## flow/config.mk

```make
export PLATFORM = sky130hd
export DESIGN_NAME = sig_16_hw
export DESIGN_NICKNAME = sig_16_hw
export VERILOG_FILES = /design/flow/design.v
export SDC_FILE = /design/flow/constraint.sdc
export NUM_CORES = 4
export LEC_CHECK = 0
export CAP_MARGIN = 40
export CELL_PAD_IN_SITES_GLOBAL_PLACEMENT = 3
export CORE_MARGIN = 2
export CORE_UTILIZATION = 29
export GPL_TIMING_DRIVEN = 0
export PLACE_DENSITY_LB_ADDON = 0.02
export SETUP_SLACK_MARGIN = 1.6
export SLEW_MARGIN = 20
```

## flow/constraint.sdc

```tcl
create_clock -name core_clock -period 5.6 [get_ports {clk}]
set_input_delay 1.1200 -clock core_clock [delete_from_list [all_inputs] [get_ports {clk}]]
set_output_delay 1.1200 -clock core_clock [all_outputs]
set_load 0.01 [all_outputs]
```

## flow/design.v

```verilog
module sig_16_hw #(parameter K=16,DWIDTH=32,EXPONENT_WIDTH=8, BIAS=8'd127)(input [DWIDTH-1:0] x_in,input clk,start,rst,output reg valid, output [DWIDTH-1:0] y_out);
wire [EXPONENT_WIDTH-1:0] exp_wo_bias,exp_wo_bias_1st;									
wire [K-1:0] c_out;
wire [DWIDTH-1:0] rm_data,rm_pos_1,rm_neg_1;
wire [9:0] cmp_ip,c1_in2,c2_in2,c3_in2,c4_in2,c5_in2,c6_in2,c7_in2,c8_in2,c9_in2,c10_in2,c11_in2,c12_in2,c13_in2,c14_in2,c15_in2,c16_in2;			 
wire cmp_op;
reg x_gre_3,x_neg_pos,x_sp_case,x_sp_case_2nd;
reg x_neg_pos_1st,x_neg_pos_2nd;
reg x_gre_3_2nd;
reg ip_adder_ready;
wire x_gre_3_1st;
wire [$clog2(K)-1:0] pe_addr;
wire [1:0] sp_addr;
wire sp_case;
wire [DWIDTH-1:0] sp_data,rm_neg_calculate_data,rm_neg_data;
wire [EXPONENT_WIDTH+4:0] cmp_ip_1st;
wire [DWIDTH-1:0] rm_neg_05,rm_pos_05;
wire valid_sub_1st,valid_sub_2nd;
reg start_ip;
reg [DWIDTH-1:0] x;
parameter IDLE_WAIT=3'd0,START=3'd1,ADD_WAIT=3'd2,WAIT_1=3'd3,WAIT_2=3'd4,DONE=3'd5;
reg [2:0] present_state, next_state;
wire adder_rst;
assign exp_wo_bias_1st= (x[DWIDTH-2:DWIDTH-EXPONENT_WIDTH-1] - BIAS);							 
assign exp_wo_bias= exp_wo_bias_1st[EXPONENT_WIDTH-1]?(~(exp_wo_bias_1st)+1'b1):(exp_wo_bias_1st);		
assign cmp_ip_1st= exp_wo_bias_1st[EXPONENT_WIDTH-1]?({3'b000,{1'b1,x[DWIDTH-EXPONENT_WIDTH-2:DWIDTH-EXPONENT_WIDTH-11]}>>exp_wo_bias}):(({3'b001,x[DWIDTH-EXPONENT_WIDTH-2:DWIDTH-EXPONENT_WIDTH-11]})<<exp_wo_bias);																																																												  
assign cmp_ip = cmp_ip_1st[EXPONENT_WIDTH+4:3];
assign rm_pos_1=32'b00111111100000000000000000000000;
assign rm_neg_1=32'b00000000000000000000000000000000;
assign rm_neg_05=32'b10111111000000000000000000000000;  
assign rm_pos_05=32'b00111111000000000000000000000000;  
assign y_out=(valid)?(x_sp_case)?sp_data:(x_neg_pos)?(~x_gre_3)?rm_neg_data:rm_neg_1:(~x_gre_3)?rm_data:rm_pos_1:32'h00000000;	 
assign c1_in2 = 10'b0000100101;		 
assign c2_in2 = 10'b0001001010;		 
assign c3_in2 = 10'b0001110000;		 
assign c4_in2 = 10'b0010010101;		 
assign c5_in2 = 10'b0010111011;		 
assign c6_in2 = 10'b0011100000;		 
assign c7_in2 = 10'b0100000110;		 
assign c8_in2 = 10'b0100101011;		 
assign c9_in2 = 10'b0101010001;		 
assign c10_in2 = 10'b0101110111;	 
assign c11_in2 = 10'b0110011110;	 
assign c12_in2 = 10'b0111000101;	 
assign c13_in2 = 10'b0111101101;	 
assign c14_in2 = 10'b1000010111;	 
assign c15_in2 = 10'b1001000110;	 
assign c16_in2 = 10'b1010000000;	 
single_float_adder #(.DWIDTH(DWIDTH),.EXPONENT_WIDTH(EXPONENT_WIDTH),.BIAS(BIAS)) subtractor_neg_1st(.a(rm_data[DWIDTH-1:0]),.b(rm_neg_05),.clk(clk),.rst(adder_rst),.ip_ready(ip_adder_ready),.sum(rm_neg_calculate_data),.valid(valid_sub_1st));
single_float_adder #(.DWIDTH(DWIDTH),.EXPONENT_WIDTH(EXPONENT_WIDTH),.BIAS(BIAS)) subtractor_neg_2nd(.a(rm_pos_05),.b({1'b1,rm_neg_calculate_data[DWIDTH-2:0]}),.clk(clk),.rst(adder_rst),.ip_ready(valid_sub_1st),.sum(rm_neg_data),.valid(valid_sub_2nd));
special_cases #(.DWIDTH(DWIDTH),.EXPONENT_WIDTH(EXPONENT_WIDTH),.K_CLUSTER(K)) sp (.sp_case_in(x),.exp_wo_bias_1st(exp_wo_bias_1st),.exp_wo_bias(exp_wo_bias),.sp_case_clk(clk),.sp_case(sp_case),.sp_case_addr(sp_addr),.x_gre_3(x_gre_3_1st));
comparator #(.CWIDTH(10)) c1 (.c_in1(cmp_ip),.c_in2(c1_in2),.c_clk(clk),.c_rst(rst),.c_out(c_out[0]));
comparator #(.CWIDTH(10)) c2 (.c_in1(cmp_ip),.c_in2(c2_in2),.c_clk(clk),.c_rst(rst),.c_out(c_out[1]));		 
comparator #(.CWIDTH(10)) c3 (.c_in1(cmp_ip),.c_in2(c3_in2),.c_clk(clk),.c_rst(rst),.c_out(c_out[2]));
comparator #(.CWIDTH(10)) c4 (.c_in1(cmp_ip),.c_in2(c4_in2),.c_clk(clk),.c_rst(rst),.c_out(c_out[3]));
comparator #(.CWIDTH(10)) c5 (.c_in1(cmp_ip),.c_in2(c5_in2),.c_clk(clk),.c_rst(rst),.c_out(c_out[4]));
comparator #(.CWIDTH(10)) c6 (.c_in1(cmp_ip),.c_in2(c6_in2),.c_clk(clk),.c_rst(rst),.c_out(c_out[5]));
comparator #(.CWIDTH(10)) c7 (.c_in1(cmp_ip),.c_in2(c7_in2),.c_clk(clk),.c_rst(rst),.c_out(c_out[6]));
comparator #(.CWIDTH(10)) c8 (.c_in1(cmp_ip),.c_in2(c8_in2),.c_clk(clk),.c_rst(rst),.c_out(c_out[7]));
comparator #(.CWIDTH(10)) c9 (.c_in1(cmp_ip),.c_in2(c9_in2),.c_clk(clk),.c_rst(rst),.c_out(c_out[8]));
comparator #(.CWIDTH(10)) c10 (.c_in1(cmp_ip),.c_in2(c10_in2),.c_clk(clk),.c_rst(rst),.c_out(c_out[9]));
comparator #(.CWIDTH(10)) c11 (.c_in1(cmp_ip),.c_in2(c11_in2),.c_clk(clk),.c_rst(rst),.c_out(c_out[10]));
comparator #(.CWIDTH(10)) c12 (.c_in1(cmp_ip),.c_in2(c12_in2),.c_clk(clk),.c_rst(rst),.c_out(c_out[11]));
comparator #(.CWIDTH(10)) c13 (.c_in1(cmp_ip),.c_in2(c13_in2),.c_clk(clk),.c_rst(rst),.c_out(c_out[12]));
comparator #(.CWIDTH(10)) c14 (.c_in1(cmp_ip),.c_in2(c14_in2),.c_clk(clk),.c_rst(rst),.c_out(c_out[13]));
comparator #(.CWIDTH(10)) c15 (.c_in1(cmp_ip),.c_in2(c15_in2),.c_clk(clk),.c_rst(rst),.c_out(c_out[14]));
comparator #(.CWIDTH(10)) c16 (.c_in1(cmp_ip),.c_in2(c16_in2),.c_clk(clk),.c_rst(rst),.c_out(c_out[15]));
priority_encoder #(.K_CLUSTER(K)) pe (.pe_in(c_out),.pe_out(pe_addr));		 
mem_rom_data #(.K_CLUSTER(K),.DWIDTH(DWIDTH)) rm (.rm_addr(pe_addr),.rm_clk(clk),.rm_rst(rst),.rm_data(rm_data));		 
mem_rom_sp_case #(.K_CLUSTER(K),.DWIDTH(DWIDTH)) mrsp (.sp_addr(sp_addr),.sp_clk(clk),.sp_case(sp_case),.sp_data(sp_data));
always@(posedge clk)
begin
if(rst)
	begin start_ip<=1'b0;  end
else
	begin  start_ip<=start;
	if(start)
		x<=x_in;
	end
end
always @(posedge clk)
begin
if(rst)
	begin x_neg_pos_1st<=1'b0; end
else
	begin  x_neg_pos_1st<=x[31]; end
end
always @(posedge clk)
begin
if(rst)
	begin  x_neg_pos_2nd<=1'b0;  x_sp_case_2nd<=1'b0; x_gre_3_2nd<=1'b0; end
else
	begin  x_neg_pos_2nd<=x_neg_pos_1st;  x_sp_case_2nd<=sp_case; x_gre_3_2nd<=x_gre_3_1st;  end
end
always @(posedge clk)
begin
if(rst)
	begin x_neg_pos<=1'b0;  x_sp_case<=1'b0; x_gre_3<=1'b0; end
else
	begin x_neg_pos<=x_neg_pos_2nd; x_sp_case<=x_sp_case_2nd; x_gre_3<=x_gre_3_2nd;end
end
always@(*)
begin
if(rst)
	ip_adder_ready=1'b0;
else
	ip_adder_ready=(present_state==START && start_ip)?(x_sp_case)?0:(x_neg_pos)?(~x_gre_3)?1:0:0:0 ;
end
always @(posedge clk)
begin
if(rst)
	present_state<=0;
else
	present_state<=next_state;
end
assign adder_rst = rst | (present_state==IDLE_WAIT);	 
always @(*)
begin
	case(present_state)
	IDLE_WAIT:begin if(start_ip) begin valid=0; next_state=WAIT_1; end
					else begin valid=0; next_state=IDLE_WAIT; end
			end
	WAIT_1:begin if(!start_ip) begin valid=0; next_state=IDLE_WAIT; end
				else begin valid=0; next_state=WAIT_2; end
		end
	WAIT_2:begin if(!start_ip) begin valid=0; next_state=IDLE_WAIT; end
				else begin valid=0; next_state=START; end
		end
	START:begin if(!start_ip) begin valid=0; next_state=IDLE_WAIT; end
				else if(x_sp_case) begin valid=1; next_state=DONE; end
				else if(x_gre_3) begin valid=1; next_state=DONE; end
				else if(!x_neg_pos) begin valid=1; next_state=DONE; end
				else begin valid=0; next_state=ADD_WAIT; end
		end
	ADD_WAIT:begin if(!start_ip) begin valid=0; next_state=IDLE_WAIT; end
			else if(valid_sub_2nd)begin valid=1; next_state=DONE; end
			else begin valid=0; next_state=ADD_WAIT; end
		end
	DONE:begin if(!start_ip) begin valid=0; next_state=IDLE_WAIT; end
			else begin valid=0; next_state=DONE; end
		end
	default:begin valid=0; next_state=IDLE_WAIT; end
	endcase
end
endmodule
module comparator #(parameter CWIDTH=6)(input [CWIDTH-1:0] c_in1,c_in2, input c_clk,c_rst, output reg c_out);
always @ (posedge c_clk)
begin
if(c_rst)
	c_out <= 0;
else if(c_in1<c_in2)						 
	c_out <= 1;
else
	c_out <= 0;
end
endmodule
module priority_encoder #(parameter K_CLUSTER=4)(input [K_CLUSTER-1:0] pe_in, output reg [$clog2(K_CLUSTER)-1:0] pe_out);
always@(*)
begin
casex(pe_in)
	16'bxxxxxxxxxxxxxxx1: pe_out=4'b0000;
	16'bxxxxxxxxxxxxxx10: pe_out=4'b0001;					 
	16'bxxxxxxxxxxxxx100: pe_out=4'b0010;
	16'bxxxxxxxxxxxx1000: pe_out=4'b0011;
	16'bxxxxxxxxxxx10000: pe_out=4'b0100;	
	16'bxxxxxxxxxx100000: pe_out=4'b0101;
	16'bxxxxxxxxx1000000: pe_out=4'b0110;
	16'bxxxxxxxx10000000: pe_out=4'b0111;
	16'bxxxxxxx100000000: pe_out=4'b1000;
	16'bxxxxxx1000000000: pe_out=4'b1001;
	16'bxxxxx10000000000: pe_out=4'b1010;
	16'bxxxx100000000000: pe_out=4'b1011;
	16'bxxx1000000000000: pe_out=4'b1100;
	16'bxx10000000000000: pe_out=4'b1101;
	16'bx100000000000000: pe_out=4'b1110;
	16'b1000000000000000: pe_out=4'b1111;
	default: pe_out=4'b1111;
endcase
end
endmodule
module mem_rom_data #(parameter K_CLUSTER=4,DWIDTH=32)(input [$clog2(K_CLUSTER)-1:0] rm_addr, input rm_clk, rm_rst, output reg [DWIDTH-1:0] rm_data);
	always @(posedge rm_clk)
	begin
	if(rm_rst)
		rm_data <= 0;
	else
		case(rm_addr)
			4'b0000: rm_data<=32'b00111111000010010101010010101110;	 
			4'b0001: rm_data<=32'b00111111000110111001100100011001;	 
			4'b0010: rm_data<=32'b00111111001011001100000001001101;	 
			4'b0011: rm_data<=32'b00111111001111000011111000101001;	 
			4'b0100: rm_data<=32'b00111111010010011100000101100000;	 
			4'b0101: rm_data<=32'b00111111010101010011000101000100;	 
			4'b0110: rm_data<=32'b00111111010111101010000111110000;	 
			4'b0111: rm_data<=32'b00111111011001100100001111001001;	 
			4'b1000: rm_data<=32'b00111111011011000101010010111110;  
			4'b1001: rm_data<=32'b00111111011100010001011000000000;  
			4'b1010: rm_data<=32'b00111111011101001100010101111000;  
			4'b1011: rm_data<=32'b00111111011101111001101100001010;  
			4'b1100: rm_data<=32'b00111111011110011100011110101001;  
			4'b1101: rm_data<=32'b00111111011110110111010100110001;  
			4'b1110: rm_data<=32'b00111111011111001100011010001000;  
			4'b1111: rm_data<=32'b00111111011111011101011101101100;  
		endcase
	end
endmodule
module special_cases #(parameter DWIDTH=32,EXPONENT_WIDTH=8,K_CLUSTER=4)(input [DWIDTH-1:0] sp_case_in,input [EXPONENT_WIDTH-1:0] exp_wo_bias,exp_wo_bias_1st,input sp_case_clk, output reg [1:0] sp_case_addr, output reg sp_case,x_gre_3);
always@(posedge sp_case_clk)
begin
if(sp_case_in[DWIDTH-2:DWIDTH-EXPONENT_WIDTH-1]==0 && sp_case_in[DWIDTH-EXPONENT_WIDTH-2:0]==0)
	begin
	x_gre_3<=0;
	sp_case<=1; 							 
	sp_case_addr<=2'b00;
	end
else if(sp_case_in[DWIDTH-2:DWIDTH-EXPONENT_WIDTH-1]==255 && sp_case_in[DWIDTH-EXPONENT_WIDTH-2:0]==0 && sp_case_in[DWIDTH-1]==0)
	begin
	x_gre_3<=0;
	sp_case<=1;							 
	sp_case_addr<=2'b01;
	end
else if(sp_case_in[DWIDTH-2:DWIDTH-EXPONENT_WIDTH-1]==255 && sp_case_in[DWIDTH-EXPONENT_WIDTH-2:0]==0 && sp_case_in[DWIDTH-1]==1)
	begin
	x_gre_3<=0;
	sp_case<=1;							 
	sp_case_addr<=2'b10;
	end
else if(sp_case_in[DWIDTH-2:DWIDTH-EXPONENT_WIDTH-1]==0 && sp_case_in[DWIDTH-EXPONENT_WIDTH-2:0]!=0)	
	begin
	x_gre_3<=0;
	sp_case<=1;							 
	sp_case_addr<=2'b00;
	end
else if(sp_case_in[DWIDTH-2:DWIDTH-EXPONENT_WIDTH-1]==255 && sp_case_in[DWIDTH-EXPONENT_WIDTH-2:0]!=0)
	begin
	x_gre_3<=0;
	sp_case<=1;							 
	sp_case_addr<=2'b11;
	end	
else if(exp_wo_bias_1st[EXPONENT_WIDTH-1]==1)
	begin
	x_gre_3<=0;
	sp_case<=0;
	sp_case_addr<=2'b00;
	end
else if(exp_wo_bias==2 && sp_case_in[DWIDTH-EXPONENT_WIDTH-2:0]>=2097152  || exp_wo_bias>=3)	 
	begin																	 
	x_gre_3<=1;
	sp_case<=0;
	sp_case_addr<=2'b00;
	end
else 
	begin
	x_gre_3<=0;
	sp_case<=0;
	sp_case_addr<=2'b00;
	end
end
endmodule
module mem_rom_sp_case #(parameter K_CLUSTER=4,DWIDTH=32)(input [1:0] sp_addr, input sp_clk, sp_case, output reg [DWIDTH-1:0] sp_data);
	always @(posedge sp_clk)
	begin
	if(!sp_case)
		sp_data <= 0;						 
	else
		case(sp_addr)
			2'b00: sp_data<=32'b00111111000000000000000000000000;				 
			2'b01: sp_data<=32'b00111111100000000000000000000000;				 
			2'b10: sp_data<=32'b00000000000000000000000000000000;				 
			2'b11: sp_data<=32'h7fc00000;				 
		endcase
	end
endmodule
module single_float_adder #(parameter DWIDTH=32,EXPONENT_WIDTH=8,BIAS=8'd127)(input [DWIDTH-1:0]a,b,input ip_ready,rst,clk,output reg valid, output [DWIDTH-1:0]sum);
reg a_sign,b_sign;
reg [EXPONENT_WIDTH-1:0] a_exp,b_exp;
reg [DWIDTH-EXPONENT_WIDTH-1:0] a_mantissa,b_mantissa;	 
reg [EXPONENT_WIDTH:0] sub_exp;
reg [EXPONENT_WIDTH-1:0] abs_diff;
reg [DWIDTH-EXPONENT_WIDTH:0] sum_mantissa_add_sub;					
reg [DWIDTH-EXPONENT_WIDTH-1:0] a_mantissa_shift,b_mantissa_shift;	 
reg final_sign,next_sign;															
reg [EXPONENT_WIDTH-1:0] final_exp,next_exp;
reg [DWIDTH-EXPONENT_WIDTH:0] final_mantissa,next_mantissa;
reg valid_sig;
reg [1:0] PS,NS;
parameter IDLE=2'b00;
parameter ADD=2'b01;
parameter NORMALIZE=2'b10;
wire sub_borrow,sum_carry;
assign sum= {final_sign,final_exp,final_mantissa[22:0]};
assign sub_borrow = sum_mantissa_add_sub[24] & (a_sign ^ b_sign);	 
assign sum_carry = final_mantissa[24] & !(a_sign^b_sign);
always@(posedge clk)
begin
	if(PS==IDLE)
		begin
		a_sign<=a[DWIDTH-1];
		b_sign<=b[DWIDTH-1];
		a_exp<=a[DWIDTH-2:DWIDTH-EXPONENT_WIDTH-1];			 
		b_exp<=b[DWIDTH-2:DWIDTH-EXPONENT_WIDTH-1];
		a_mantissa<={1'b1,a[DWIDTH-EXPONENT_WIDTH-2:0]};
		b_mantissa<={1'b1,b[DWIDTH-EXPONENT_WIDTH-2:0]};
		end
end
always@(posedge clk)
begin
	if(rst)
		begin
			final_exp<=0;
			final_sign<=0;
			final_mantissa<=0;
			valid<=0;
			PS<= 0;
		end
	else
		begin
			PS<=NS;
			final_exp<= next_exp;
			final_sign <= next_sign;
			final_mantissa<= next_mantissa;
			valid <= valid_sig;
		end
end
always @(*)
begin
sub_exp=0;
abs_diff=0;
a_mantissa_shift=0;
b_mantissa_shift=0;
next_exp=0;
sum_mantissa_add_sub=0;
next_mantissa=0;
next_sign=0;
valid_sig=0;
NS=IDLE;
case(PS)
IDLE:begin
		valid_sig=0;
		NS=(ip_ready)?ADD:IDLE;
	end
ADD:begin
		sub_exp =  a_exp-b_exp;				 
		abs_diff = sub_exp[EXPONENT_WIDTH]?~(sub_exp[EXPONENT_WIDTH-1:0])+1'b1:sub_exp[EXPONENT_WIDTH-1:0];	 
		a_mantissa_shift = sub_exp[EXPONENT_WIDTH]?a_mantissa >> abs_diff: a_mantissa;		 
		b_mantissa_shift = sub_exp[EXPONENT_WIDTH]?b_mantissa : b_mantissa >> abs_diff;
		next_exp = sub_exp[EXPONENT_WIDTH] ? b_exp:a_exp;			 
		sum_mantissa_add_sub=!(a_sign^b_sign)?a_mantissa_shift+b_mantissa_shift:(a_sign)?b_mantissa_shift-a_mantissa_shift:(b_sign)?a_mantissa_shift-b_mantissa_shift:0;  
		next_mantissa=(sub_borrow) ? ~(sum_mantissa_add_sub)+1'b1 : sum_mantissa_add_sub;	 
		next_sign = ((a_sign & b_sign) || sub_borrow);	 
		valid_sig=0;
		NS=NORMALIZE;
	end
NORMALIZE:begin
			next_exp= final_mantissa[23]? final_exp:(sum_carry)? final_exp+1'b1:final_exp-1'b1;
			next_mantissa=final_mantissa[23]?final_mantissa:(sum_carry)?final_mantissa>>1:final_mantissa<<1;
			valid_sig=final_mantissa[23]?1:0;
			NS = final_mantissa[23]?IDLE:NORMALIZE;
		end
default:begin
		valid_sig=0;
		NS=IDLE;
	end
endcase
end
endmodule
```

## flow/run.sh

```bash
#!/bin/bash
# the make line also repeats each setting of config.mk as NAME=value (left out here)
make -C /OpenROAD-flow-scripts/flow DESIGN_CONFIG=/design/flow/config.mk WORK_HOME=/design/flow/orfs CLKGATE_MAP_FILE= finish
```

==> Changelog: implementation, run 1 <==
### Implementation results

- Post-route total power: 4.29 mW
- Clock Skew: 23.1 ps
- Internal reg-to-reg setup slack: -340 ps
- Worst slew pin tran: 899 ps
- Mux contribution to synthesized area: 0.0529
- Yosys synthesis chip area: 15400 um2
- Number of antenna violations at the first check in global routing: 0
- Ys flop type: dfxtp_1
- GRT Resource Usage Total: 0.213
- Adder and majority cell fraction of the synthesized area: 0.0423
- Sequential Power: 1.82 mW
- Combinational group share of total power: 0.163
- Maximum net fanout on the critical path: 5
- Combinational logic power: 697 uW
- Pins over their slew limit: 0
- Clock Tree Buf Depth: 3
- Status: finished with violations
- Static Leak: 7.07 nW
- Area fraction in and, or, nand and nor cells: 0.209
- Net switching component of the power: 1.20 mW
- Switching share of total power: 0.279
- Biggest power consumer among the groups: registers
- Util after Layout: 0.383
- Biggest area consumer among synthesized cells: dfxtp_1
- Area Overhead vs Synth: 30.3%
- Die height: 235 um
- Insertion delay to the later sink of the worst-skew pair: 550 ps
- Vias in the first global route: 14963
- CTS Root Cell: clkbuf_16
- Count of flip-flops with a built-in enable after synthesis: 87
- Layout net count: 2136
- Overall die area: 55100 um2
- Core region area: 52600 um2
- CTS clock-pin slew for the worst setup and hold paths: 60 ps
- Number of cells in Yosys stat: 1860
- Share of power burned in registers: 0.424
- Cell class contributing the biggest share of worst-path delay: AND-OR/OR-AND gates
- Clock tree from TritonCTS: done
- Post-synth regs: 220
- Max_slew headroom: 0.396
- Share of the cycle needed by the critical path after routing: 1.06
- Final Hold Violation Tally: 0
- Classification of the worst setup path: flop to flop
- Placed wire-length estimate after detailed placement: 47.2 mm
- Stages on worst setup path: 26
- CP max stage cell: edfxtp_1
- Pin count of the biggest net entering global routing: 34
- Total number of clock tree sinks: 220
- Hold depth: 1
- Total length of routed wires: 60.8 mm
- R2R cell count: 26
- First-pass GRT wire length: 92.3 mm
- Maximum clock rate: 168 MHz
- Clock network power: 1.77 mW
- Main kind of combinational logic by area: AND-OR/OR-AND gates
- Fraction of power consumed by the clock network: 0.414
- Post-synthesis instance area: 15400 um2
- Post-layout worst setup margin: -336 ps
- Most frequent cells after synthesis: nor2_1 (164), nand2_1 (147), a21oi_1 (145), o21ai_0 (135), dfxtp_1 (133)
- Category of the worst setup path capture point: flop
- Total of endpoints with negative setup slack in the final report: 24
- Port Buffers: 67
- Last weighted congestion value of the routability-driven placer: 0.896
- Top-area cell share: 0.173
- Tally of OpenROAD warnings: 40
- I/O pins: 68
- Kind of path behind the tightest hold check: flop to flop
- Parity-gate share of the synthesized area counting xor and xnor cells: 0.0448
- Biggest area cells: dfxtp_1 (17%), edfxtp_1 (17%), a21oi_1 (4.7%)
- Number of different library cells in the post-synthesis netlist: 99
- First-pass detailed-route iteration total: 5
- Startpoint of the lowest-slack hold path: present_state[5]
- Via total after detailed routing: 15175
- CP Launch Type: flop
- Terminus of the critical flop-to-flop path: subtractor_neg_2nd.final_mantissa[23]
- Count of warnings emitted by yosys: 7
- Via/cell ratio: 5.50
- Synth top cell by count: nor2_1
- Launch instance of the worst register-to-register path: subtractor_neg_2nd.b_exp[1]
- Ys async rst share: 0
- Layout check failures: setup timing
- Compound Share, Synth: 0.265
- Row count: 84
- Count of antenna diodes in the layout: 0
- Register area share after synthesis: 0.342
- Count of maximum capacitance violations: 0
- Overall die width: 235 um
- Detail-routed net length per standard cell: 22.1 um
- Number of H-tree branching levels: 1
- Number of clock buffers inserted by TritonCTS: 25
- Post-route minimum period: 5940 ps
- First-iteration detailed-routing DRC count: 910
- Maximum cell stage delay along the critical path: 510 ps
- Cts-stage hold buffer count: 0
- Worst path required time: 6020 ps
- Arrival time of the worst setup path: 6360 ps
- Endpoint of the worst setup timing path: subtractor_neg_2nd.final_mantissa[23]
- FP Core Util: 0.294
- Worst IR drop on VDD: 0.000175 V
- Cell internal power dissipation: 3.09 mW
- Unrepaired setup endpoints after global routing: true
- Crit. Startpoint: subtractor_neg_2nd.b_exp[1]
- Average size of a mapped cell: 8.30 um2
- DRC: 0
- Power density cells: 213 nW/um2
- Hold Path Sink: present_state[1]
- Number of nets still failing antenna checks after routing: 0
- Total overflow reported by the global router: 0
- Count of buffer and inverter cells on the critical path: 4
- Gate Count Post-Synth: 1860
==> through the flow <==
stage | hold WS [ps] | setup TNS [ps] | std cells | setup slack [ps] | instance area (um2)
global placement | 416 | -36350 | 2621 | -1700 | 17200
CTS | 428 | -3850 | 2733 | -322 | 19600
floorplan | 400 | 0 | 1866 | 234 | 15600
finish | 422 | -4390 | 2757 | -336 | 20100
global route | 434 | -9380 | 2757 | -532 | 20100
detailed placement | 414 | -32490 | 2624 | -1540 | 17200
==> layer usage <==
layer | vias up | track usage | routed length [um]
met4 | 0 | 0.0794 | 2540
met3 | 111 | 0.0183 | 1730
met2 | 338 | 0.382 | 30700
met1 | 7416 | 0.264 | 25900
li1 | 7310 | - | -
met5 | - | 0 | 0
==> timing repair <==
action                                  4_1_cts  5_1_grt
endpoints found under the setup margin       90       84
resized                                     243       96
gates cloned                                  2        0
buffers inserted                             61       23
pin swaps                                    76       53
==> layout make-up <==
class	count	area (um2)
fill	5404	32400
multi-input combinational	1476	10800
sequential	220	5280
timing repair buffer	157	1420
tap	688	861
clock buffer	34	712
buffer	116	624
inverter	54	206
clock inverter	12	178
==> run 2: changes to the inputs <==
CELL_PAD_IN_SITES_GLOBAL_PLACEMENT = 0   (was 3)
CORE_ASPECT_RATIO = 1.62   (was unset)
CORE_MARGIN = 7   (was 2)
CORE_UTILIZATION = 46   (was 29)
CTS_CLUSTER_DIAMETER = 179   (was unset)
GPL_TIMING_DRIVEN = unset   (was 0)
PLACE_DENSITY_LB_ADDON = 0.24   (was 0.02)
SETUP_SLACK_MARGIN = 0.57   (was 1.6)
SLEW_MARGIN = 30   (was 20)
clock period = 9.04 ns   (was 5.6 ns; I/O delays follow)
==> run 2 against run 1 <==
  * Global-route usage increased by 5.5 points
  * Worst setup slack improved by 1900 ps
  * Area after synthesis unchanged
  * Highest routed layer unchanged
  * Sequential power decreased by 38%
  * Maximum frequency decreased by 20%
  * Hold slack about the same
  * Power decreased by 43%
  * First-iteration DRC count increased by 5.6%
  * Die area decreased by 29%
  * The run now finishes clean
  * Combinational power decreased by 45%
  * Core utilization increased by 13 points
  * Final cell count decreased by 16%
==> Changelog: implementation, run 2 <==
### Implementation results

- DRC: 0 (unchanged)
- Post-layout worst setup margin: 1590 ps (+1930 ps)
- Total overflow reported by the global router: 0 (unchanged)
- Combinational group share of total power: 0.156 (-0.007)
- Pin count of the biggest net entering global routing: 50 (+47%)
- Worst slew pin tran: 938 ps (+39.3 ps)
- Count of maximum capacitance violations: 0 (unchanged)
- Insertion delay to the later sink of the worst-skew pair: 530 ps (-20 ps)
- Count of antenna diodes in the layout: 0 (unchanged)
- Fill cell count: 3162 (-41%)
- Number of nets still failing antenna checks after routing: 0 (unchanged)
- Internal reg-to-reg setup slack: 1590 ps (+1930 ps)
- Main kind of combinational logic by area: AND-OR/OR-AND gates
- Maximum clock rate: 134 MHz (-20%)
- Area of the multi-input gates: 9540 um2 (-12%)
- Cts-stage hold buffer count: 0 (unchanged)
- Kind of path behind the tightest hold check: flop to flop
- Pins over their slew limit: 0 (unchanged)
- R2R cell count: 25 (-3.8%)
- Area fraction in and, or, nand and nor cells: 0.209 (unchanged)
- Via total after detailed routing: 14524 (-4.3%)
- Count of flip-flops with a built-in enable after synthesis: 87 (unchanged)
- Sum of negative setup slack: 0 ps (+4390 ps)
- CTS Root Cell: clkbuf_16
- Mux contribution to synthesized area: 0.0529 (unchanged)
- Share of power burned in registers: 0.461 (+0.037)
- Switching share of total power: 0.281 (+0.00218)
- Share of the cycle needed by the critical path after routing: 0.824 (-0.236)
- First-pass GRT wire length: 80.6 mm (-13%)
- Total number of clock tree sinks: 220 (unchanged)
- Power density cells: 142 nW/um2 (-34%)
- Tally of OpenROAD warnings: 37 (-7.5%)
- Startpoint of the lowest-slack hold path: rm.rm_data[14]
- Post-cts gate resize count: 0 (-100%)
- Worst path required time: 9450 ps (+3430 ps)
- Biggest power consumer among the groups: registers
- Cell internal power dissipation: 1.75 mW (-43%)
- Post-route minimum period: 7450 ps (+1510 ps)
- Core region area: 33200 um2 (-37%)
- Count of warnings emitted by yosys: 7 (unchanged)
- Combinational logic power: 380 uW (-45%)
- Sequential cell area: 5280 um2 (about the same)
- Clock Tree Buf Depth: 3 (unchanged)
- Number of H-tree branching levels: 1 (unchanged)
- Top-area cell share: 0.173 (unchanged)
- Terminus of the critical flop-to-flop path: subtractor_neg_2nd.final_mantissa[23]
- Clock Skew: 14.0 ps (-9.11 ps)
- Arrival time of the worst setup path: 7860 ps (+1500 ps)
- CP max stage cell: a311oi_1
- Count of buffer and inverter cells on the critical path: 4 (unchanged)
- Net switching component of the power: 684 uW (-43%)
- Vias in the first global route: 13835 (-7.5%)
- Last weighted congestion value of the routability-driven placer: 0.986 (+10%)
- Endpoint of the worst setup timing path: subtractor_neg_2nd.final_mantissa[23]
- FP Core Util: 0.465 (+0.171)
- Register area share after synthesis: 0.342 (unchanged)
- Number of clock buffers inserted by TritonCTS: 20 (-20%)
- First-iteration detailed-routing DRC count: 961 (+5.6%)
- Placed wire-length estimate after detailed placement: 41.9 mm (-11%)
- Post-synth regs: 220 (unchanged)
- Clock tree from TritonCTS: done
- Biggest area consumer among synthesized cells: dfxtp_1
- Launch instance of the worst register-to-register path: subtractor_neg_2nd.b_exp[0]
- Row count: 85 (+1.2%)
- Hold Path Sink: subtractor_neg_1st.a_mantissa[14]
- Final Hold Violation Tally: 0 (unchanged)
- Pre-CTS setup slack: 1830 ps (+3360 ps)
- Post-synthesis instance area: 15400 um2 (unchanged)
- Layout net count: 1954 (-8.5%)
- Number of cells in Yosys stat: 1860 (unchanged)
- Most frequent cells after synthesis: nor2_1 (164), nand2_1 (147), a21oi_1 (145), o21ai_0 (135), dfxtp_1 (133)
- Area Overhead vs Synth: 11.3%
- Average size of a mapped cell: 8.30 um2 (unchanged)
- Status: timing/DRC/antenna clean
- Port Buffers: 67 (unchanged)
- Total of endpoints with negative setup slack in the final report: 0 (-100%)
- GRT Resource Usage Total: 0.267 (+0.0545)
- Fraction of power consumed by the clock network: 0.383 (-0.031)
- Unrepaired setup endpoints after global routing: false
- Die height: 247 um (+5.3%)
- Buffers inserted during post-CTS setup optimization: 0 (-100%)
- First-pass detailed-route iteration total: 6 (+1)
- Detail-routed net length per standard cell: 23.2 um (+5.0%)
- CP Launch Type: flop
- Category of the worst setup path capture point: flop
- Max_slew headroom: 0.373 (-0.0232)
- Adder and majority cell fraction of the synthesized area: 0.0423 (unchanged)
- Total length of routed wires: 53.7 mm (-12%)
- Worst IR drop on VDD: 0.000167 V (-4.5%)
- Number of antenna violations at the first check in global routing: 0 (unchanged)
- Overall die width: 158 um (-33%)
- Maximum net fanout on the critical path: 43 (+38)
- Maximum cell stage delay along the critical path: 650 ps (+140 ps)
- Ys async rst share: 0 (unchanged)
- CTS clock-pin slew for the worst setup and hold paths: 70 ps (about the same)
- Gate Count Post-Synth: 1860 (unchanged)
- Sequential Power: 1.12 mW (-38%)
- Synth top cell by count: nor2_1
- Stages on worst setup path: 25 (-3.8%)
- Biggest area cells: dfxtp_1 (17%), edfxtp_1 (17%), a21oi_1 (4.7%)
- Parity-gate share of the synthesized area counting xor and xnor cells: 0.0448 (unchanged)
- Hold depth: 0 (-1)
- Crit. Startpoint: subtractor_neg_2nd.b_exp[0]
- Ys flop type: dfxtp_1
- Via/cell ratio: 6.27 (+14%)
- Compound Share, Synth: 0.265 (unchanged)
- Static Leak: 6.00 nW (-15%)
- Yosys synthesis chip area: 15400 um2 (unchanged)
- Cell class contributing the biggest share of worst-path delay: AND-OR/OR-AND gates
- Number of different library cells in the post-synthesis netlist: 99 (unchanged)
- Classification of the worst setup path: flop to flop
- Overall die area: 39000 um2 (-29%)
- I/O pins: 68 (unchanged)
- Clock network power: 931 uW (-47%)
## run 2: through the flow
step,power (mW),utilization,hold slack (ps),std cells,instance area [um2]
6_report,2.43,0.518,422,2317,17200
5_1_grt,2.51,0.518,424,2317,17200
4_1_cts,2.44,0.517,425,2314,17100
3_5_place_dp,1.51,0.495,413,2278,16400
3_3_place_gp,1.51,0.494,412,2275,16400
2_1_floorplan,1.39,-,400,1866,15500
## run 2: final cells by class
class	instances	area share
timing repair buffer	96	0.0527
sequential	220	0.307
tap	435	0.0317
multi-input combinational	1476	0.555
clock inverter	15	0.0119
inverter	54	0.0118
clock buffer	21	0.0294
## run 2: routing by layer
layer	track usage	part of all wire
met5	0	0
met4	0.172	0.071
met3	0.0273	0.042
met2	0.508	0.54
met1	0.271	0.35
==> run 3: changes to the inputs <==
ABC_AREA = 0   (was unset)
CAP_MARGIN = 20   (was 40)
CELL_PAD_IN_SITES_DETAIL_PLACEMENT = 1   (was unset)
CELL_PAD_IN_SITES_GLOBAL_PLACEMENT = unset   (was 0)
CORE_ASPECT_RATIO = 0.81   (was 1.62)
CORE_UTILIZATION = 35   (was 46)
CTS_CLUSTER_DIAMETER = 52   (was 179)
CTS_CLUSTER_SIZE = 77   (was unset)
GPL_ROUTABILITY_DRIVEN = 0   (was unset)
GPL_TIMING_DRIVEN = 0   (was unset)
MAX_ROUTING_LAYER = met4   (was unset)
PLACE_DENSITY_LB_ADDON = 0.09   (was 0.24)
SETUP_SLACK_MARGIN = unset   (was 0.57)
SLEW_MARGIN = 20   (was 30)
TNS_END_PERCENT = 25   (was unset)
clock period = 11.4 ns   (was 9.04 ns; I/O delays follow)
==> run 3 against run 2 <==
  * Critical path depth shrank 4
  * Die area up 29%
  * Combinational power shrank 16%
  * Design area grew 2.9%
  * Area after synthesis stayed put
  * Still clean
  * Sequential share of layout area down 0.85 points
  * Clock skew grew 4.4 ps
  * Clock power decreased by 15%
  * Largest power group unchanged
  * Synthesized cell count stayed put
==> Changelog: implementation, run 3 <==
### Implementation results

- Status: timing/DRC/antenna clean
- R2R cell count: 21 (-16%)
- Arrival time of the worst setup path: 8310 ps (+450 ps)
- Final Hold Violation Tally: 0 (unchanged)
- Kind of path behind the tightest hold check: flop to flop
- Final non-filler cell area: 17700 um2 (+2.9%)
- Biggest area cells: dfxtp_1 (17%), edfxtp_1 (17%), a21oi_1 (4.7%)
- Port Buffers: 67 (unchanged)
- FP Core Util: 0.353 (-0.112)
- Placed wire-length estimate after detailed placement: 45.4 mm (+8.2%)
- Via/cell ratio: 5.92 (-5.5%)
- Fraction of power consumed by the clock network: 0.397 (+0.014)
- Clock tree from TritonCTS: done
- Static Leak: 6.09 nW (+1.4%)
- Core region area: 43700 um2 (+32%)
- Pins over their slew limit: 0 (unchanged)
- First-pass GRT wire length: 89.3 mm (+11%)
- Combinational group share of total power: 0.159 (+0.003)
- Number of different library cells in the post-synthesis netlist: 99 (unchanged)
- Synth top cell by count: nor2_1
- Biggest power consumer among the groups: registers
- Maximum cell stage delay along the critical path: 690 ps (+40 ps)
- Fill cell count: 5229 (+65%)
- Yosys synthesis chip area: 15400 um2 (unchanged)
- Via total after detailed routing: 15064 (+3.7%)
- Classification of the worst setup path: flop to flop
- Cts-stage hold buffer count: 0 (unchanged)
- Overall die width: 247 um (+57%)
- Total overflow reported by the global router: 0 (unchanged)
- Post-route minimum period: 7900 ps (+458 ps)
- Post-synthesis instance area: 15400 um2 (unchanged)
- I/O pins: 68 (unchanged)
- Parity-gate share of the synthesized area counting xor and xnor cells: 0.0448 (unchanged)
- CTS clock-pin slew for the worst setup and hold paths: 80 ps (about the same)
- Ys async rst share: 0 (unchanged)
- Post-cts gate resize count: 0 (unchanged)
- Cell internal power dissipation: 1.37 mW (-21%)
- Clock Skew: 18.4 ps (+4.42 ps)
- Unrepaired setup endpoints after global routing: false
- Non-filler instance count after layout: 2543 (+9.8%)
- Cell class contributing the biggest share of worst-path delay: AND-OR/OR-AND gates
- Worst path required time: 11810 ps (+2360 ps)
- Number of H-tree branching levels: 1 (unchanged)
- Gate Count Post-Synth: 1860 (unchanged)
- Sequential Power: 887 uW (-21%)
- Startpoint of the lowest-slack hold path: present_state[1]
- CP Launch Type: flop
- Hold Path Sink: present_state[3]
- Switching share of total power: 0.313 (+0.0317)
- Total number of clock tree sinks: 220 (unchanged)
- Share of power burned in registers: 0.444 (-0.017)
- Number of clock buffers inserted by TritonCTS: 22 (+10%)
- CP max stage cell: a22oi_1
- Combinational logic power: 319 uW (-16%)
- Crit-path cells: clkinv_1, ha_1, buf_1, buf_1, clkbuf_1, nand3b_1, o22ai_1, a22oi_1, o21ai_0, a221oi_1, fa_1, a21o_1, a21oi_1, xnor2_1, o211ai_1, or3_1, a211oi_1, nand4_1, o41ai_1, xnor2_1, o22ai_1
- Count of buffer and inverter cells on the critical path: 4 (unchanged)
- Ys flop type: dfxtp_1
- Total length of routed wires: 57.1 mm (+6.3%)
- Insertion delay to the later sink of the worst-skew pair: 540 ps (about the same)
- Overall die area: 50200 um2 (+29%)
- Power density cells: 113 nW/um2 (-20%)
- First-pass detailed-route iteration total: 6 (unchanged)
- Maximum net fanout on the critical path: 10 (-77%)
- DRC: 0 (unchanged)
- Maximum clock rate: 127 MHz (-5.8%)
- Max_slew headroom: 0.302 (-0.0706)
- Internal reg-to-reg setup slack: 3500 ps (+1900 ps)
- Mux contribution to synthesized area: 0.0529 (unchanged)
- Top-area cell share: 0.173 (unchanged)
- Worst IR drop on VDD: 0.0000892 V (-47%)
- Post-synth regs: 220 (unchanged)
- Register area share after synthesis: 0.342 (unchanged)
- Number of antenna violations at the first check in global routing: 1 (+1)
- Area Overhead vs Synth: 14.5%
- First-iteration detailed-routing DRC count: 1240 (+29%)
- Tally of OpenROAD warnings: 37 (unchanged)
- Layout net count: 2044 (+4.6%)
- Vias in the first global route: 15048 (+8.8%)
- Endpoint of the worst setup timing path: subtractor_neg_2nd.final_mantissa[23]
- Stages on worst setup path: 21 (-16%)
- Adder and majority cell fraction of the synthesized area: 0.0423 (unchanged)
- Hold depth: 1 (+1)
- Cell area after placement: 16900 um2 (+2.7%)
- Util after Layout: 0.404 (-0.113)
- Biggest area consumer among synthesized cells: dfxtp_1
- CTS Root Cell: clkbuf_16
- Crit. Startpoint: subtractor_neg_2nd.b_exp[0]
- Launch instance of the worst register-to-register path: subtractor_neg_2nd.b_exp[0]
- Buffers inserted during post-CTS setup optimization: 0 (unchanged)
- Category of the worst setup path capture point: flop
- Count of warnings emitted by yosys: 7 (unchanged)
- Compound Share, Synth: 0.265 (unchanged)
- GRT Resource Usage Total: 0.228 (-0.0392)
- Count of maximum capacitance violations: 0 (unchanged)
- Clock network power: 793 uW (-15%)
- Number of nets still failing antenna checks after routing: 0 (unchanged)
- Detail-routed net length per standard cell: 22.4 um (-3.2%)
- Net switching component of the power: 626 uW (-8.5%)
- Pin count of the biggest net entering global routing: 34 (-32%)
- Worst slew pin tran: 1040 ps (+99.2 ps)
- Share of the cycle needed by the critical path after routing: 0.693 (-0.130)
- Terminus of the critical flop-to-flop path: subtractor_neg_2nd.final_mantissa[23]
- Average size of a mapped cell: 8.30 um2 (unchanged)
- Number of cells in Yosys stat: 1860 (unchanged)
- Die height: 203 um (-18%)
- Most frequent cells after synthesis: nor2_1 (164), nand2_1 (147), a21oi_1 (145), o21ai_0 (135), dfxtp_1 (133)
- Sum of negative setup slack: 0 ps (unchanged)
- Total of endpoints with negative setup slack in the final report: 0 (unchanged)
- Clock Tree Buf Depth: 3 (unchanged)
- Row count: 69 (-19%)
- Instance count after placement with tap cells included: 2502 (+9.8%)
- Main kind of combinational logic by area: AND-OR/OR-AND gates
- Count of flip-flops with a built-in enable after synthesis: 87 (unchanged)
- Area fraction in and, or, nand and nor cells: 0.209 (unchanged)
[run 3: layout make-up]
| class | instances | area [um2] | area share |
|---|---|---|---|
| inverter | 54 | 203 | 0.0115 |
| multi-input combinational | 1476 | 9520 | 0.539 |
| clock buffer | 23 | 576 | 0.0326 |
| buffer | 116 | 470 | 0.0266 |
| timing repair buffer | 68 | 698 | 0.0395 |
| tap | 568 | 711 | 0.0402 |
| clock inverter | 17 | 210 | 0.0119 |
| antenna | 1 | 2.50 | 0.000142 |
| sequential | 220 | 5280 | 0.299 |
[run 3: per-layer routing]
layer / global-route usage / up-vias / wire length (um)
met1: 0.360 / 7424 / 29900
met4: 0.0286 / 0 / 552
li1: - / 7108 / -
met5: - / - / 0
met3: 0.0450 / 46 / 4360
met2: 0.301 / 486 / 22200
[run 3: through the flow]
stage,setup slack (ps),power [mW],hold WS (ps)
floorplan,5740,1.11,400
global placement,3710,1.21,411
CTS,3520,2.01,436
global route,2990,2.08,446
detailed placement,3600,1.22,425
finish,3500,2.00,431
==> run 4: changes to the inputs <==
ABC_AREA = 1   (was 0)
CELL_PAD_IN_SITES_DETAIL_PLACEMENT = unset   (was 1)
CORE_ASPECT_RATIO = unset   (was 0.81)
CORE_MARGIN = 2   (was 7)
CORE_UTILIZATION = 72   (was 35)
CTS_CLUSTER_DIAMETER = unset   (was 52)
CTS_CLUSTER_SIZE = 10   (was 77)
GPL_ROUTABILITY_DRIVEN = unset   (was 0)
GPL_TIMING_DRIVEN = unset   (was 0)
MAX_ROUTING_LAYER = unset   (was met4)
PLACE_DENSITY = 0.6   (was unset)
PLACE_DENSITY_LB_ADDON = unset   (was 0.09)
TNS_END_PERCENT = unset   (was 25)
clock period = 6.1 ns   (was 11.4 ns; I/O delays follow)
==> run 4 against run 3 <==
  * Largest cell class unchanged
  * Sequential power increased by 96%
  * Via count increased by 9.5%
  * First-iteration DRC count increased by 27%
  * Synthesized cell count increased by 23%
  * Worst setup slack got worse by 3300 ps
  * Core utilization increased by 42 points
  * Still clean on timing, DRC and antenna
  * Critical path type unchanged
  * Combinational power increased to 2.5 times the previous value
  * Power increased by 99%
  * Maximum frequency increased by 35%
==> Changelog: implementation, run 4 <==
### Implementation results

- Area Overhead vs Synth: 11.6%
- Crit. Startpoint: subtractor_neg_2nd.b_exp[0]
- Port Buffers: 67 (unchanged)
- Mux contribution to synthesized area: 0 (-0.0529)
- Adder and majority cell fraction of the synthesized area: 0.0421 (-0.000188)
- Worst Hold Margin: 410 ps (-21.1 ps)
- Register area share after synthesis: 0.340 (-0.00152)
- Terminus of the critical flop-to-flop path: subtractor_neg_2nd.final_mantissa[20]
- Maximum cell stage delay along the critical path: 480 ps (-210 ps)
- Biggest area consumer among synthesized cells: dfxtp_1
- Switching share of total power: 0.310 (-0.00246)
- Share of power burned in registers: 0.438 (-0.006)
- Fill cell count: 1417 (-73%)
- Biggest area cells: dfxtp_1 (17%), edfxtp_1 (17%), nand2_1 (15%)
- Gate Count Post-Synth: 2297 (+23%)
- Vias in the first global route: 15326 (+1.8%)
- Count of flip-flops with a built-in enable after synthesis: 87 (unchanged)
- CTS Root Cell: clkbuf_16
- Top-area cell share: 0.172 (-0.000766)
- Startpoint of the lowest-slack hold path: sp.x_gre_3
- Clock Skew: 29.9 ps (+11.5 ps)
- Power density cells: 230 nW/um2 (+100%)
- Clock Tree Buf Depth: 3 (unchanged)
- Classification of the worst setup path: flop to flop
- Ys async rst share: 0 (unchanged)
- Cell internal power dissipation: 2.74 mW (+99%)
- Row count: 53 (-23%)
- Total of endpoints with negative setup slack in the final report: 0 (unchanged)
- Number of different library cells in the post-synthesis netlist: 61 (-38%)
- Pins over their slew limit: 0 (unchanged)
- R2R cell count: 42 (+100%)
- Cell class contributing the biggest share of worst-path delay: simple AND/OR/NAND/NOR gates
- Parity-gate share of the synthesized area counting xor and xnor cells: 0.0298 (-0.0150)
- Share of the cycle needed by the critical path after routing: 0.961 (+0.268)
- Worst slew pin tran: 1060 ps (+23.4 ps)
- Total number of clock tree sinks: 220 (unchanged)
- Sequential Power: 1.74 mW (+96%)
- DRC: 0 (unchanged)
- Kind of path behind the tightest hold check: flop to flop
- Worst path required time: 6520 ps (-5290 ps)
- Maximum net fanout on the critical path: 8 (-2)
- Tally of OpenROAD warnings: 39 (+5.4%)
- Average size of a mapped cell: 6.75 um2 (-19%)
- Final non-filler cell area: 17300 um2 (-2.1%)
- Clock network power: 1.43 mW (+80%)
- Count of buffer and inverter cells on the critical path: 5 (+1)
- Arrival time of the worst setup path: 6290 ps (-2020 ps)
- Hold Path Sink: x_gre_3_2nd
- Post-synth regs: 220 (unchanged)
- First-pass GRT wire length: 73.8 mm (-17%)
- FP Core Util: 0.735 (+0.382)
- Via total after detailed routing: 16488 (+9.5%)
- Main kind of combinational logic by area: simple AND/OR/NAND/NOR gates
- Crit path top cell by count: nand2_1
- Internal reg-to-reg setup slack: 240 ps (-3260 ps)
- CTS clock-pin slew for the worst setup and hold paths: 60 ps (-20 ps)
- Status: timing/DRC/antenna clean
- Stages on worst setup path: 42 (+100%)
- Layout net count: 2429 (+19%)
- CP max stage cell: edfxtp_1
- Die height: 151 um (-26%)
- GRT Resource Usage Total: 0.405 (+0.177)
- Total length of routed wires: 47.2 mm (-17%)
- Placed wire-length estimate after detailed placement: 33.6 mm (-26%)
- Ys flop type: dfxtp_1
- Worst IR drop on VDD: 0.000246 V (+180%)
- Post-synthesis instance area: 15500 um2 (+0.45%)
- Core region area: 21100 um2 (-52%)
- Cts-stage hold buffer count: 0 (unchanged)
- Category of the worst setup path capture point: flop
- Number of clock buffers inserted by TritonCTS: 26 (+18%)
- Synth top cell by count: nand2_1
- Compound Share, Synth: 0.123 (-0.142)
- Combinational logic power: 803 uW (+150%)
- Overall die width: 151 um (-39%)
- Most frequent cells after synthesis: nand2_1 (600), nor2_1 (274), nand3_1 (263), inv_1 (197), dfxtp_1 (133)
- Count of antenna diodes in the layout: 0 (-1)
- I/O pins: 68 (unchanged)
- Biggest power consumer among the groups: registers
- Pin count of the biggest net entering global routing: 69 (+100%)
- Overall die area: 22700 um2 (-55%)
- First-iteration detailed-routing DRC count: 1571 (+27%)
- First-pass detailed-route iteration total: 6 (unchanged)
- Number of H-tree branching levels: 1 (unchanged)
- Count of maximum capacitance violations: 0 (unchanged)
- Cell area after placement: 16300 um2 (-3.6%)
- Yosys synthesis chip area: 15500 um2 (+0.45%)
- Insertion delay to the later sink of the worst-skew pair: 560 ps (+20 ps)
- Count of warnings emitted by yosys: 7 (unchanged)
- Maximum clock rate: 171 MHz (+35%)
- Max_slew headroom: 0.292 (-0.0102)
- Clock tree from TritonCTS: done
- Last weighted congestion value of the routability-driven placer: 1.00
- Combinational group share of total power: 0.202 (+0.043)
- Fraction of power consumed by the clock network: 0.360 (-0.037)
- Final Hold Violation Tally: 0 (unchanged)
- Static Leak: 7.90 nW (+30%)
- Area fraction in and, or, nand and nor cells: 0.380 (+0.171)
- Detail-routed net length per standard cell: 17.9 um (-20%)
- Launch instance of the worst register-to-register path: subtractor_neg_2nd.b_exp[0]
- Number of antenna violations at the first check in global routing: 0 (-1)
- Number of cells in Yosys stat: 2297 (+23%)
- Via/cell ratio: 6.25 (+5.6%)
- Total overflow reported by the global router: 0 (unchanged)
- Post-route minimum period: 5860 ps (-2040 ps)
- Hold depth: 2 (+1)
- Endpoint of the worst setup timing path: subtractor_neg_2nd.final_mantissa[20]
- Number of nets still failing antenna checks after routing: 0 (unchanged)
- CP Launch Type: flop
- Net switching component of the power: 1.23 mW (+97%)
[run 4: per-stage QoR]
step                cells  total power [mW]  setup WS [ps]  TNS [ps]  utilization
floorplan            2303              2.31            754         0            -
global placement     2577              2.49            439         0        0.771
detailed placement   2577              2.52           99.1         0        0.771
CTS                  2624              3.94           69.3         0        0.809
global route         2637              4.12           -189     -1110        0.820
finish               2637              3.97            237         0        0.820
[run 4: layer usage]
layer	routed length (um)	vias to the layer above	global-route usage
met2	22800	1057	0.701
met5	0	-	0
li1	-	7684	-
met4	3310	0	0.257
met3	4150	268	0.0685
met1	16900	7479	0.464
[run 4: area by class of cell]
class                           instances  area, um2  share of cell area
Inverter                              232        883              0.0511
Timing Repair Buffer                   99        943              0.0545
Sequential cell                       220       5280               0.305
Clock inverter                          2       35.0             0.00203
Tap cell                              275        344              0.0199
Clock buffer                           45        752              0.0435
Multi-Input combinational cell       1764       9060               0.524
[run 4: repair_timing]
action | 4_1_cts | 5_1_grt
setup endpoints to repair | 0 | 23
resized | 0 | 29
setup buffers | 0 | 13
==> run 5: changes to the inputs <==
ABC_AREA = unset   (was 1)
CORE_UTILIZATION = 69   (was 72)
CTS_CLUSTER_SIZE = 37   (was 10)
clock period = 8.54 ns   (was 6.1 ns; I/O delays follow)
==> run 5 against run 4 <==
  * Still clean on timing, DRC and antenna
  * Final cell count down 18%
  * Combinational power shrank 51%
  * First-iteration DRC count increased by 16%
  * Via count is 8.4% lower
  * Synthesized cell count shrank 19%
  * Sequential power decreased by 32%
  * Clock power down 31%
  * Global-route usage shrank 0.55 points
  * Area after synthesis fell by 0.44%
  * Largest power group unchanged
==> Changelog: implementation, run 5 <==
### Implementation results

- Worst IR drop on VDD: 0.000144 V (-41%)
- Pin count of the biggest net entering global routing: 50 (-28%)
- Hold depth: 0 (-2)
- Clock network power: 990 uW (-31%)
- Sum of negative setup slack: 0 ps (unchanged)
- First-pass GRT wire length: 76.9 mm (+4.3%)
- Share of power burned in registers: 0.462 (+0.024)
- Buffers inserted during post-CTS setup optimization: 0 (unchanged)
- Post-cts gate resize count: 0 (unchanged)
- Overall die width: 154 um (+1.9%)
- Die height: 154 um (+1.9%)
- Internal reg-to-reg setup slack: 1210 ps (+970 ps)
- Number of H-tree branching levels: 1 (unchanged)
- Cell class contributing the biggest share of worst-path delay: AND-OR/OR-AND gates
- Number of antenna violations at the first check in global routing: 0 (unchanged)
- Instance count after placement with tap cells included: 2114 (-18%)
- Maximum net fanout on the critical path: 42 (+34)
- Detail-routed net length per standard cell: 22.5 um (+26%)
- Yosys synthesis chip area: 15400 um2 (-0.44%)
- Share of the cycle needed by the critical path after routing: 0.859 (-0.102)
- Biggest area consumer among synthesized cells: dfxtp_1
- DRC: 0 (unchanged)
- Maximum clock rate: 136 MHz (-20%)
- Post-layout worst setup margin: 1210 ps (+970 ps)
- Biggest area cells: dfxtp_1 (17%), edfxtp_1 (17%), a21oi_1 (4.7%)
- Via total after detailed routing: 15103 (-8.4%)
- Insertion delay to the later sink of the worst-skew pair: 510 ps (-50 ps)
- Launch instance of the worst register-to-register path: subtractor_neg_2nd.b_exp[0]
- Parity-gate share of the synthesized area counting xor and xnor cells: 0.0448 (+0.0150)
- CTS clock-pin slew for the worst setup and hold paths: 70 ps (about the same)
- CTS Root Cell: clkbuf_16
- Row count: 54 (+1.9%)
- Fill cell count: 1544 (+9.0%)
- Post-synthesis instance area: 15400 um2 (-0.44%)
- Clock tree from TritonCTS: done
- Pre-CTS setup slack: 1450 ps (+1350 ps)
- Clock Tree Buf Depth: 3 (unchanged)
- Layout net count: 1943 (-20%)
- Adder and majority cell fraction of the synthesized area: 0.0423 (+0.000188)
- Number of cells in Yosys stat: 1860 (-19%)
- Post-synth regs: 220 (unchanged)
- Last weighted congestion value of the routability-driven placer: 1.02 (+1.6%)
- FP Core Util: 0.705 (-0.0301)
- Count of maximum capacitance violations: 0 (unchanged)
- Total length of routed wires: 48.5 mm (+2.7%)
- Core region area: 21900 um2 (+3.8%)
- Status: timing/DRC/antenna clean
- Most frequent cells after synthesis: nor2_1 (164), nand2_1 (147), a21oi_1 (145), o21ai_0 (135), dfxtp_1 (133)
- Top-area cell share: 0.173 (+0.000766)
- Pins over their slew limit: 0 (unchanged)
- Average size of a mapped cell: 8.30 um2 (+23%)
- Total of endpoints with negative setup slack in the final report: 0 (unchanged)
- Kind of path behind the tightest hold check: flop to flop
- Register area share after synthesis: 0.342 (+0.00152)
- Biggest power consumer among the groups: registers
- R2R cell count: 26 (-38%)
- Switching share of total power: 0.271 (-0.0392)
- Final Hold Violation Tally: 0 (unchanged)
- Via/cell ratio: 7.02 (+12%)
- Overall die area: 23600 um2 (+3.8%)
- Worst path required time: 8930 ps (+2410 ps)
- Cell internal power dissipation: 1.87 mW (-32%)
- CP max stage cell: or3_1
- CP Launch Type: flop
- Crit. Startpoint: subtractor_neg_2nd.b_exp[0]
- Placed wire-length estimate after detailed placement: 35.2 mm (+4.9%)
- Static Leak: 5.94 nW (-25%)
- Startpoint of the lowest-slack hold path: rm.rm_data[1]
- Post-route total power: 2.57 mW (-35%)
- Main kind of combinational logic by area: AND-OR/OR-AND gates
- GRT Resource Usage Total: 0.400 (-0.00554)
- Combinational logic power: 393 uW (-51%)
- First-pass detailed-route iteration total: 8 (+2)
- Count of antenna diodes in the layout: 0 (unchanged)
- Total overflow reported by the global router: 0 (unchanged)
- Maximum cell stage delay along the critical path: 500 ps (+20 ps)
- Number of clock buffers inserted by TritonCTS: 21 (-19%)
- Unrepaired setup endpoints after global routing: false
- Total number of clock tree sinks: 220 (unchanged)
- Count of buffer and inverter cells on the critical path: 3 (-2)
- Endpoint of the worst setup timing path: subtractor_neg_2nd.final_mantissa[23]
- Clock Skew: 12.7 ps (-17.1 ps)
- Ys flop type: dfxtp_1
- I/O pins: 68 (unchanged)
- Port Buffers: 67 (unchanged)
- Net switching component of the power: 697 uW (-43%)
- Hold Path Sink: subtractor_neg_1st.a_mantissa[1]
- First-iteration detailed-routing DRC count: 1826 (+16%)
- Non-filler instance count after layout: 2152 (-18%)
- Number of different library cells in the post-synthesis netlist: 99 (+62%)
- Post-route minimum period: 7330 ps (+1470 ps)
- Fraction of power consumed by the clock network: 0.385 (+0.025)
- Stages on worst setup path: 26 (-38%)
- Number of nets still failing antenna checks after routing: 0 (unchanged)
- Tally of OpenROAD warnings: 39 (unchanged)
- Cts-stage hold buffer count: 0 (unchanged)
- Synth top cell by count: nor2_1
- Area Overhead vs Synth: 9.33%
- Combinational group share of total power: 0.153 (-0.049)
- Count of flip-flops with a built-in enable after synthesis: 87 (unchanged)
- Count of warnings emitted by yosys: 7 (unchanged)
- Sequential Power: 1.19 mW (-32%)
- Max_slew headroom: 0.293 (+0.00108)
- Arrival time of the worst setup path: 7720 ps (+1430 ps)
- Power density cells: 152 nW/um2 (-34%)
- Category of the worst setup path capture point: flop
- Compound Share, Synth: 0.265 (+0.142)
- Ys async rst share: 0 (unchanged)
- Mux contribution to synthesized area: 0.0529 (+0.0529)
- Terminus of the critical flop-to-flop path: subtractor_neg_2nd.final_mantissa[23]
- Gate Count Post-Synth: 1860 (-19%)
- Worst slew pin tran: 1060 ps (-2.74 ps)
- Area fraction in and, or, nand and nor cells: 0.209 (-0.171)
- Classification of the worst setup path: flop to flop
- Vias in the first global route: 14510 (-5.3%)
-- run 5: per-layer routing --
layer	vias up	track usage	part of all wire
met3	226	0.0451	0.085
met2	929	0.688	0.49
met1	7034	0.496	0.36
met4	0	0.209	0.064
met5	-	0	0
li1	6914	-	-
-- run 5: stage by stage --
step	area, um2	hold slack [ps]	util
6_report	16900	424	0.771
5_1_grt	16900	445	0.771
4_1_cts	16900	426	0.771
3_5_place_dp	16100	412	0.738
3_3_place_gp	16100	413	0.738
2_1_floorplan	15500	400	-
-- run 5: cell type report --
cell class,count,area [um2],area share
clock buffer,23,543,0.0322
inverter,54,203,0.0120
tap,280,350,0.0208
clock inverter,15,179,0.0106
timing repair buffer,84,798,0.0473
multi-input combinational,1476,9520,0.564
sequential,220,5280,0.313
==> run 6: changes to the inputs <==
CORE_UTILIZATION = 72   (was 69)
CTS_CLUSTER_DIAMETER = 31   (was unset)
CTS_CLUSTER_SIZE = unset   (was 37)
HOLD_SLACK_MARGIN = -0.09   (was unset)
PLACE_DENSITY = 0.65   (was 0.6)
clock period = 5.72 ns   (was 8.54 ns; I/O delays follow)
==> run 6 against run 5 <==
  * Die area is 4.1% lower
  * Maximum frequency is 7.7% lower
  * Critical path depth is 1 lower
  * Clock power is 130% higher
  * Global-route usage is 5.7 points higher
  * Clock skew is 18 ps higher
  * Synthesized cell count stayed put
  * Sequential cell count stayed put
  * Core utilization is 12 points higher
  * Clock-buffer cell count is 19 higher
  * Non-clock buffer count is 98 higher
  * Critical endpoint is now subtractor_neg_2nd.final_mantissa[22]
  * First-iteration DRC count is 91% higher
  * The layout now fails its checks (capacitance limit, slew limit, setup timing)
==> Changelog: implementation, run 6 <==
### Implementation results

- R2R cell count: 25 (-3.8%)
- Register area share after synthesis: 0.342 (unchanged)
- Adder and majority cell fraction of the synthesized area: 0.0423 (unchanged)
- Worst path required time: 6060 ps (-2870 ps)
- Number of antenna violations at the first check in global routing: 6 (+6)
- Pins over their slew limit: 6 (+6)
- DRC: 0 (unchanged)
- Count of buffer and inverter cells on the critical path: 5 (+2)
- Switching share of total power: 0.281 (+0.0101)
- Post-layout worst setup margin: -2230 ps (-3440 ps)
- Stages on worst setup path: 25 (-3.8%)
- Count of maximum capacitance violations: 2 (+2)
- Post-route total power: 4.69 mW (+82%)
- Compound Share, Synth: 0.265 (unchanged)
- Clock Skew: 30.6 ps (+17.9 ps)
- Net switching component of the power: 1.32 mW (+89%)
- Ys flop type: dfxtp_1
- Share of the cycle needed by the critical path after routing: 1.39 (+0.531)
- Number of cells in Yosys stat: 1860 (unchanged)
- FP Core Util: 0.734 (+0.0292)
- Number of clock buffers inserted by TritonCTS: 36 (+71%)
- Main kind of combinational logic by area: AND-OR/OR-AND gates
- Yosys synthesis chip area: 15400 um2 (unchanged)
- Count of warnings emitted by yosys: 7 (unchanged)
- Clock Tree Buf Depth: 3 (unchanged)
- Final Hold Violation Tally: 0 (unchanged)
- Post-synthesis instance area: 15400 um2 (unchanged)
- Placed wire-length estimate after detailed placement: 34.7 mm (-1.3%)
- Most frequent cells after synthesis: nor2_1 (164), nand2_1 (147), a21oi_1 (145), o21ai_0 (135), dfxtp_1 (133)
- Synth top cell by count: nor2_1
- Combinational group share of total power: 0.127 (-0.026)
- Combinational logic power: 595 uW (+51%)
- Area Overhead vs Synth: 21.9%
- Static Leak: 6.82 nW (+15%)
- Kind of path behind the tightest hold check: flop to flop
- Biggest area consumer among synthesized cells: dfxtp_1
- Maximum cell stage delay along the critical path: 1070 ps (+570 ps)
- Via/cell ratio: 7.72 (+10%)
- Last weighted congestion value of the routability-driven placer: 1.06 (+4.4%)
- Biggest area cells: dfxtp_1 (17%), edfxtp_1 (17%), a21oi_1 (4.7%)
- Share of power burned in registers: 0.380 (-0.082)
- Core region area: 21000 um2 (-4.0%)
- Total of endpoints with negative setup slack in the final report: 24 (+24)
- Total length of routed wires: 63.1 mm (+30%)
- Overall die width: 150 um (-2.0%)
- Unrepaired setup endpoints after global routing: true
- Crit. Startpoint: subtractor_neg_2nd.b_exp[1]
- Status: finished with violations
- Sequential Power: 1.78 mW (+50%)
- Pin count of the biggest net entering global routing: 49 (-2.0%)
- Hold depth: 0 (unchanged)
- Vias in the first global route: 15369 (+5.9%)
- Gate Count Post-Synth: 1860 (unchanged)
- Tally of OpenROAD warnings: 41 (+5.1%)
- Insertion delay to the later sink of the worst-skew pair: 550 ps (+40 ps)
- Max_slew headroom: -0.141 (-0.434)
- Terminus of the critical flop-to-flop path: subtractor_neg_2nd.final_mantissa[22]
- Arrival time of the worst setup path: 8290 ps (+570 ps)
- First-pass detailed-route iteration total: 28 (+20)
- Classification of the worst setup path: flop to flop
- CP Launch Type: flop
- Row count: 53 (-1.9%)
- Maximum clock rate: 126 MHz (-7.7%)
- Top-area cell share: 0.173 (unchanged)
- Port Buffers: 67 (unchanged)
- Maximum net fanout on the critical path: 4 (-90%)
- Count of flip-flops with a built-in enable after synthesis: 87 (unchanged)
- I/O pins: 68 (unchanged)
- Launch instance of the worst register-to-register path: subtractor_neg_2nd.b_exp[1]
- Util after Layout: 0.895 (+0.124)
- CTS clock-pin slew for the worst setup and hold paths: 60 ps (about the same)
- Category of the worst setup path capture point: flop
- Cell internal power dissipation: 3.37 mW (+80%)
- Startpoint of the lowest-slack hold path: rm.rm_data[4]
- First-pass GRT wire length: 81.1 mm (+5.4%)
- Pre-CTS setup slack: -199 ps (-1650 ps)
- Post-synth regs: 220 (unchanged)
- Internal reg-to-reg setup slack: -2230 ps (-3440 ps)
- Total number of clock tree sinks: 220 (unchanged)
- Overall die area: 22600 um2 (-4.1%)
- GRT Resource Usage Total: 0.457 (+0.0572)
- Number of different library cells in the post-synthesis netlist: 99 (unchanged)
- First-iteration detailed-routing DRC count: 3496 (+91%)
- Endpoint of the worst setup timing path: subtractor_neg_2nd.final_mantissa[22]
- Clock tree from TritonCTS: done
- Worst IR drop on VDD: 0.000344 V (+140%)
- Post-route minimum period: 7950 ps (+615 ps)
- Detail-routed net length per standard cell: 27.7 um (+23%)
- Average size of a mapped cell: 8.30 um2 (unchanged)
- Area fraction in and, or, nand and nor cells: 0.209 (unchanged)
- Mux contribution to synthesized area: 0.0529 (unchanged)
- Biggest power consumer among the groups: the clock network
- Parity-gate share of the synthesized area counting xor and xnor cells: 0.0448 (unchanged)
- Via total after detailed routing: 17555 (+16%)
- Power density cells: 249 nW/um2 (+64%)
- Crit path top cell by count: buf_4
- Layout net count: 2056 (+5.8%)
- CP max stage cell: a311oi_2
- Number of H-tree branching levels: 2 (+1)
- Fraction of power consumed by the clock network: 0.493 (+0.108)
- Total overflow reported by the global router: 0 (unchanged)
- Number of nets still failing antenna checks after routing: 0 (unchanged)
- Worst slew pin tran: 1710 ps (+650 ps)
- Cell class contributing the biggest share of worst-path delay: AND-OR/OR-AND gates
- CTS Root Cell: clkbuf_16
- Ys async rst share: 0 (unchanged)
- Die height: 150 um (-2.0%)
- Hold Path Sink: subtractor_neg_1st.a_mantissa[4]
- Layout check failures: capacitance limit, slew limit, setup timing
- Clock network power: 2.31 mW (+130%)
## run 6: what timing repair did
item	4_1_cts	5_1_grt
pin swaps	4	59
hold buffers	0	0
cloned	0	1
endpoints found under the setup margin	22	24
endpoints found under the hold margin	0	0
setup buffers	7	22
gates resized	24	104
## run 6: stage by stage
| stage | instance area, um2 | cells | TNS, ps | hold WS (ps) |
|---|---|---|---|---|
| 2_1_floorplan | 15500 | 1866 | 0 | 400 |
| 3_3_place_gp | 16700 | 2177 | 0 | 411 |
| 3_5_place_dp | 16700 | 2177 | -1350 | 419 |
| 4_1_cts | 18100 | 2250 | 0 | 433 |
| 5_1_grt | 18800 | 2275 | -35920 | 444 |
| 6_report | 18800 | 2275 | -32690 | 437 |
## run 6: metal layers
layer,track usage,vias up,share of wire
met5,0,-,0.0082
met4,0.291,20,0.10
met3,0.131,679,0.17
met2,0.735,1794,0.41
met1,0.536,7905,0.31
li1,-,7157,-
## run 6: layout make-up
| cell class | count | area [um2] |
|---|---|---|
| Antenna cell | 2 | 5.00 |
| Clock buffer | 42 | 1010 |
| Clock inverter | 24 | 325 |
| Fill cell | 935 | 2210 |
| Inverter | 54 | 203 |
| Multi-Input combinational cell | 1476 | 10100 |
| Sequential cell | 220 | 5280 |
| Tap cell | 275 | 344 |
| Timing Repair Buffer | 182 | 1550 |
No activity file was given, so power comes from the tool's default toggle rates.
